Design mipse, start of the top module:
module mipse(
input clk, rst_n,
input [32-1:0] instr,
input [32-1:0] readdata,
output reg [32-1:0] pc,
output [32-1:0] aluout,
output [32-1:0] writedata,
output memwrite);
==> flow/config.mk <==
export PLATFORM = sky130hd
export DESIGN_NAME = mipse
export DESIGN_NICKNAME = mipse
export VERILOG_FILES = /design/flow/design.v
export SDC_FILE = /design/flow/constraint.sdc
export NUM_CORES = 4
export LEC_CHECK = 0
export CAP_MARGIN = 20
export CELL_PAD_IN_SITES_DETAIL_PLACEMENT = 2
export CELL_PAD_IN_SITES_GLOBAL_PLACEMENT = 1
export CORE_MARGIN = 2
export CORE_UTILIZATION = 37
export CTS_CLUSTER_DIAMETER = 25
export GPL_ROUTABILITY_DRIVEN = 1
export GPL_TIMING_DRIVEN = 0
export MIN_ROUTING_LAYER = met2
export SLEW_MARGIN = 25
export TNS_END_PERCENT = 55
==> flow/constraint.sdc <==
create_clock -name core_clock -period 10.0 [get_ports {clk}]
set_input_delay 2.0000 -clock core_clock [delete_from_list [all_inputs] [get_ports {clk}]]
set_output_delay 2.0000 -clock core_clock [all_outputs]
set_load 0.01 [all_outputs]
run.sh (not shown) runs the stock make flow with config.mk's settings and CLKGATE_MAP_FILE=.
The first run died in global routing.
Next try:
ABC_AREA = 0   (was default)
CELL_PAD_IN_SITES_DETAIL_PLACEMENT = default   (was 2)
CELL_PAD_IN_SITES_GLOBAL_PLACEMENT = default   (was 1)
CORE_UTILIZATION = 66   (was 37)
CTS_CLUSTER_DIAMETER = default   (was 25)
CTS_CLUSTER_SIZE = 36   (was default)
GPL_ROUTABILITY_DRIVEN = default   (was 1)
GPL_TIMING_DRIVEN = default   (was 0)
MIN_ROUTING_LAYER = default   (was met2)
SETUP_SLACK_MARGIN = 1.44   (was default)
SLEW_MARGIN = 20   (was 25)
TNS_END_PERCENT = default   (was 55)
clock period = 5.5 ns   (was 10.0 ns; I/O delays follow)
Outcome: The new run stopped in global routing; synthesized area stays the same; die area decreases by well over a third; synthesized cell count stays the same.
Next try:
ABC_AREA = default   (was 0)
CORE_UTILIZATION = 58   (was 66)
CTS_CLUSTER_SIZE = 37   (was 36)
SETUP_SLACK_MARGIN = default   (was 1.44)
clock period = 8.13 ns   (was 5.5 ns; I/O delays follow)
=> The changed run completed and failed the layout checks on setup timing. Die size goes up by 14%. Synthesized area does not change. Synthesized cell count does not change.
Next try:
CORE_UTILIZATION = 40   (was 58)
CTS_CLUSTER_SIZE = default   (was 37)
clock period = 9.9 ns   (was 8.13 ns; I/O delays follow)
The changed run completed without violations; die area rose by well over a third; wire length fell by a few percent; sequential share of layout area rose by 1.5 points; worst setup slack is better by 1.3 ns; fmax fell by a few percent; global-route usage fell by 14 points; design area fell by a few percent.
Next try:
CORE_UTILIZATION = 58   (was 40)
CTS_CLUSTER_SIZE = 36   (was default)
clock period = 8.17 ns   (was 9.9 ns; I/O delays follow)
Outcome:
- This time the run produced a layout that fails on setup timing
- maximum frequency increases by 4.3%
- routed wire length increases by 1.2%
- setup slack loses 1.3 ns
- synthesized area does not change

========
run A:
The RTL this note starts from:
==> flow/design.v <==
module alu (
  input [32-1:0] a, b, 
  input [6-1:0] s,
  output [32-1:0] y,
  output zero );
  assign y = s==6'b100000 ? a+b:
	  s==6'b100010 ? a-b:
	  s==6'b100100 ? a & b:
	  s==6'b100101 ? a | b:
	  s==6'b100110 ? a ^ b:
	  s==6'b100111 ? ~ (a | b):
	  b;
  assign zero = (y == 32'b0);
endmodule
module rfile (
 input clk,
 input [5-1:0] a1, a2, a3,
 output [32-1:0] rd1, rd2,
 input [32-1:0] wd3,
 input we3);
	reg [32-1:0] rf[0:32-1];
	assign rd1 = |a1 == 0 ? 0 : rf[a1];
	assign rd2 = |a2 == 0 ? 0 : rf[a2];
	always @(negedge clk) 
		if(we3) rf[a3] <= wd3;
endmodule
module mipse(
input clk, rst_n,
input [32-1:0] instr,
input [32-1:0] readdata,
output reg [32-1:0] pc,
output [32-1:0] aluout,
output [32-1:0] writedata,
output memwrite);
reg [32-1:0] pcplus4D ;
wire [32-1:0] pcplus4F ;
wire [32-1:0] pcbranchD ;
reg [32-1:0] instrD ;
wire stall;
wire btakenD;
assign pcplus4F = pc + 4;
always @(posedge clk or negedge rst_n)
begin 
   if(!rst_n) instrD <= 0;
   else if(!stall) instrD <= instr;
end
always @(posedge clk or negedge rst_n)
begin 
   if(!rst_n) pcplus4D <= 0;
   else if(!stall) pcplus4D <= pcplus4F;
end
always @(posedge clk or negedge rst_n)
begin 
   if(!rst_n) pc <= 0;
   else if(!stall & btakenD)
     pc <= pcbranchD;
   else if(!stall)
     pc <= pcplus4F;
end
wire [5-1:0] rsD, rdD, rtD, cadrW;
wire [6-1:0] opcodeD;
wire [5-1:0] shamtD;
wire [6-1:0] funcD;
wire sw_opD, addi_opD, lw_opD, alu_opD;
wire lui_opD, ori_opD, beq_opD, bne_opD, branchD;
wire grade_opD;
wire regwriteD, memtoregD;
wire [6-1:0] alucomD;
wire [16-1:0] immD;
reg [5-1:0] writeregW;
wire [32-1:0] rd1D, rd2D, rd1fD, rd2fD;
wire memwriteD;
wire slti_opD;
reg [5-1:0] rsE, rtE, rdE;
wire [32-1:0] signimmD;
reg [32-1:0] signimmE, rd1E, rd2E;
wire [32-1:0] resultW;
reg [6-1:0] alucomE;
reg regwriteE, memtoregE, alusrcE, regdstE;
reg memtoregM;
reg memwriteE;
reg regwriteW;
reg [5-1:0] writeregM;
reg regwriteM;
reg [32-1:0] aluoutM;
wire mult_opD;
reg mult_opE;
wire [32-1:0] multoutE;
reg grade_opE;
wire [2:0] gradeoutE;
reg slti_opE;
wire [5-1:0] writeregE;
wire lwstall, branchstall;
assign {opcodeD, rsD, rtD, rdD, shamtD, funcD} = instrD;
assign immD = instrD[16-1:0];
assign sw_opD = (opcodeD == 6'b101011);
assign lw_opD = (opcodeD == 6'b100011);
assign alu_opD = (opcodeD == 6'b000000) & (
		(funcD[5:3] == 3'b100)|(funcD == 6'b011000) );
assign mult_opD = (opcodeD == 6'b000000) & (funcD == 6'b011000);
assign addi_opD = (opcodeD == 6'b001000);
assign ori_opD = (opcodeD == 6'b001101);
assign lui_opD = (opcodeD == 6'b001111);
assign grade_opD = (opcodeD == 6'b101100);
assign slti_opD = (opcodeD == 6'b001010);
assign beq_opD = (opcodeD == 6'b000100);
assign bne_opD = (opcodeD == 6'b000101);
assign branchD = beq_opD | bne_opD;
assign memwriteD = sw_opD | grade_opD;
rfile rfile_1(.clk(clk), .rd1(rd1D), .a1(rsD), .rd2(rd2D), .a2(rtD),
    .wd3(resultW), .a3(writeregW), .we3(regwriteW));
assign alucomD = (addi_opD|lw_opD|sw_opD|grade_opD) ?
		6'b100000: ori_opD ? 6'b100101:
		(lui_opD) ? 6'b000001: (slti_opD) ? 6'b100010: funcD;
assign regwriteD = lw_opD | alu_opD | lui_opD | addi_opD | ori_opD | slti_opD ;
assign memtoregD = lw_opD ;
assign lwstall = ( (rsD == rtE) | (rtD == rtE) ) & memtoregE ;
assign branchstall = (branchD & regwriteE & (writeregE == rsD | writeregE == rtD)) |
				(branchD & memtoregM & (writeregM == rsD | writeregM == rtD)) ;
assign stall = lwstall | branchstall;
assign rd1fD = (rsD !=0) & (rsD == writeregM) & regwriteM  ? aluoutM: rd1D ;
assign rd2fD = (rtD !=0) & (rtD == writeregM) & regwriteM  ? aluoutM: rd2D ;
assign btakenD = beq_opD & (rd1fD == rd2fD) | bne_opD & (rd1fD != rd2fD);
assign signimmD = ori_opD ?  {16'b0,immD} :
				lui_opD ? {immD, 16'b0} :
				{{16{immD[15]}},immD} ;
assign pcbranchD = pcplus4D + {signimmD[29:0],2'b00};
always @(posedge clk) begin
  if(!stall) begin
	slti_opE <= slti_opD;
	grade_opE <= grade_opD;
	mult_opE <= mult_opD;
	rd1E <= rd1fD;
	rd2E <= rd2fD;
	signimmE <= signimmD;
	alucomE <= alucomD;
	alusrcE <= ~alu_opD;
	regdstE <= alu_opD;  end
end
always @(posedge clk or negedge rst_n) begin
	if(!rst_n) begin
		rsE <= 0;
		rtE <= 0;
		rdE <= 0;
		memtoregE <= 0;
		regwriteE <= 0;
		memwriteE <= 0; end
	else if(stall) begin
		rsE <= 0;
		rtE <= 0;
		rdE <= 0;
		memtoregE <= 0;
		regwriteE <= 0;
		memwriteE <= 0; end
	else begin
		rsE <= rsD;
		rtE <= rtD;
		rdE <= rdD;
		memtoregE <= memtoregD;
		regwriteE <= regwriteD;
		memwriteE <= memwriteD; end
end
wire [32-1:0] srcaE, writedataE, srcbE, aluoutE;
reg [32-1:0] writedataM;
reg memwriteM;
assign srcaE = regwriteM & rsE!=0 & writeregM == rsE  ? aluoutM :
				regwriteW & rsE!=0 & writeregW == rsE ? resultW : rd1E;
assign writedataE = regwriteM & rtE!=0 & writeregM == rtE ? aluoutM :
				regwriteW & rtE!=0 & writeregW == rtE ? resultW : rd2E;
assign srcbE = alusrcE ? signimmE : writedataE;
assign writeregE = regdstE ? rdE: rtE;
assign multoutE = srcaE * srcbE;
assign gradeoutE =
	(writedataE >= 85) ? 5:
	(writedataE < 85 && writedataE >= 60) ? 4:
	(writedataE < 60 && writedataE >= 40) ? 3:
	(writedataE < 40 && writedataE >= 10) ? 2:
	1;
alu alu_1(.a(srcaE), .b(srcbE), .s(alucomE), .y(aluoutE));
always @(posedge clk) begin
	if(slti_opE) aluoutM <= {31'b0,aluoutE[31]};
	else if(mult_opE) aluoutM <= multoutE;
	else aluoutM <= aluoutE;
		memtoregM <= memtoregE;
	if(grade_opE) writedataM <= {{(32-3){1'b0}}, gradeoutE};
	else writedataM <= writedataE;
		writeregM <= writeregE;
end
always @(posedge clk or negedge rst_n) begin
	if(!rst_n) begin
		regwriteM <= 0;
		memwriteM <= 0; end
	else begin
		regwriteM <= regwriteE;
		memwriteM <= memwriteE; end
end
reg [32-1:0] readdataW, aluoutW;
reg memtoregW;
assign aluout = aluoutM;
assign writedata = writedataM;
assign memwrite = memwriteM;
always @(posedge clk) begin
	readdataW <= readdata;
	aluoutW <= aluoutM;
	memtoregW <= memtoregM;
	writeregW <= writeregM;
end
always @(posedge clk or negedge rst_n) begin
	if(!rst_n) 
		regwriteW <= 0;
	else 
		regwriteW <= regwriteM;
end
assign resultW = memtoregW ? readdataW: aluoutW;
endmodule
==> flow/config.mk <==
export PLATFORM = sky130hd
export DESIGN_NAME = mipse
export DESIGN_NICKNAME = mipse
export VERILOG_FILES = /design/flow/design.v
export SDC_FILE = /design/flow/constraint.sdc
export NUM_CORES = 4
export LEC_CHECK = 0
export ABC_AREA = 1
export CAP_MARGIN = 20
export CELL_PAD_IN_SITES_DETAIL_PLACEMENT = 0
export CELL_PAD_IN_SITES_GLOBAL_PLACEMENT = 0
export CORE_ASPECT_RATIO = 1.1
export CORE_MARGIN = 2
export CORE_UTILIZATION = 72
export CTS_CLUSTER_DIAMETER = 336
export CTS_CLUSTER_SIZE = 72
export PLACE_DENSITY = 0.36
export SETUP_SLACK_MARGIN = 3.51
export SLEW_MARGIN = 10
export TNS_END_PERCENT = 90
==> flow/constraint.sdc <==
create_clock -name core_clock -period 12.8 [get_ports {clk}]
set_input_delay 2.5600 -clock core_clock [delete_from_list [all_inputs] [get_ports {clk}]]
set_output_delay 2.5600 -clock core_clock [all_outputs]
set_load 0.01 [all_outputs]
Run A: aborted in global routing (tool error)
Here is what was changed in the inputs of run B compared with run A.
Settings: a deleted CTS_CLUSTER_DIAMETER that had been 336; a change of CTS_CLUSTER_SIZE from 72 to 26; a deleted SETUP_SLACK_MARGIN that had been 3.51; a change of CORE_MARGIN from 2 to 3; a deleted PLACE_DENSITY that had been 0.36; a change of CORE_UTILIZATION from 72 to 61; a change of SLEW_MARGIN from 10 to 20; a change of ABC_AREA from 1 to 0; a change of the clock period (ns, I/O delays scaled along) from 12.8 to 5.5.
## What came out
- What the final checks of run B revealed, after a flow that finished every stage, was a layout that fails on negative setup slack.
- Looking at net count after synthesis, run B sits 3887 below run A.
- In run B, weighted congestion reported at the end of routability-driven placement is lower than in run A.
- Between run B and run A, the share of synthesized cell area in full adder, half adder and majority cells is lower for run A.
- Diff run A -> run B | yosys synthesis chip area | decrease of 4.9%
- Relative to run A, total number of H-tree levels has gone up in run B.
- As of run B, die footprint had risen by more than 10% compared to run A.
- Die extent in y in run B is about 6.4% higher than in run A
- Compared with run A, in run B cell count in the Yosys report down 38%, cell count after placement dropped 2745, synthesized cell count fell 3887, number of unique standard cell types used by synthesis went up by about 50%.
--- input diff run B..run C ---
Settings: removing CELL_PAD_IN_SITES_DETAIL_PLACEMENT (formerly 0); removing CTS_CLUSTER_SIZE (formerly 26); removing ABC_AREA (formerly 0); removing CELL_PAD_IN_SITES_GLOBAL_PLACEMENT (formerly 0); changing CORE_UTILIZATION from 61 to 40; removing TNS_END_PERCENT (formerly 90); removing CORE_ASPECT_RATIO (formerly 1.1); changing CORE_MARGIN from 3 to 2; changing the clock period (ns, I/O delays scaled along) from 5.5 to 10.0.
==> results <==
- [compare] base=run B new=run C: maximum net fanout on the critical path has increased, number of logic stages on the critical path including buffering went down 19, final design instance area without fill saw a decrease.
- Compared with run B, placement density in the core of run C is lower.
- Looking at timing endpoint of the critical path, the aluoutM[28] result is from run B; the pc[1] one comes from run C.
- Number of buffers inserted by post-CTS setup repair on run C is down relative to run B.
- In run C, the total half-perimeter wirelength after legalization and detailed placement came out about 4% below the value in run B.
- Path class of the lowest-slack min-delay path = reg2reg: run C; path class of the lowest-slack min-delay path = in2async: run B
- Run C: flow completed, timing, DRC and antenna clean
The following lists how run D was set up differently from run C:
Settings: CORE_UTILIZATION: 40 -> 58; the clock period (ns, I/O delays scaled along): 10.0 -> 5.5.
[summary]
In run D the implementation ran to completion but is not tape-out ready, as the final checks report negative setup slack. Run C → run D: number of buffers outside the clock class in the layout moved up, detailed-routed wire length on met3 up about 35%, data arrival time of the critical path -0.87 ns. sky130_fd_sc_hd__or4_4 as the slowest cell on the critical path was reported by run D, and sky130_fd_sc_hd__nor4_1 by run C. First-pass GRT wire length, run C and run D: higher on run D. Changes observed in run D relative to run C: post-cts repair resize count went up by 238; global router's overall resource usage went up by 16 points; worst-margin pin slew went down by 0.17 ns; flop share of the area went down by 2.6 points. Comparing the two runs side by side, run D comes out behind run C on design area. Run D vs. run C: floorplan die height went down by 17%.
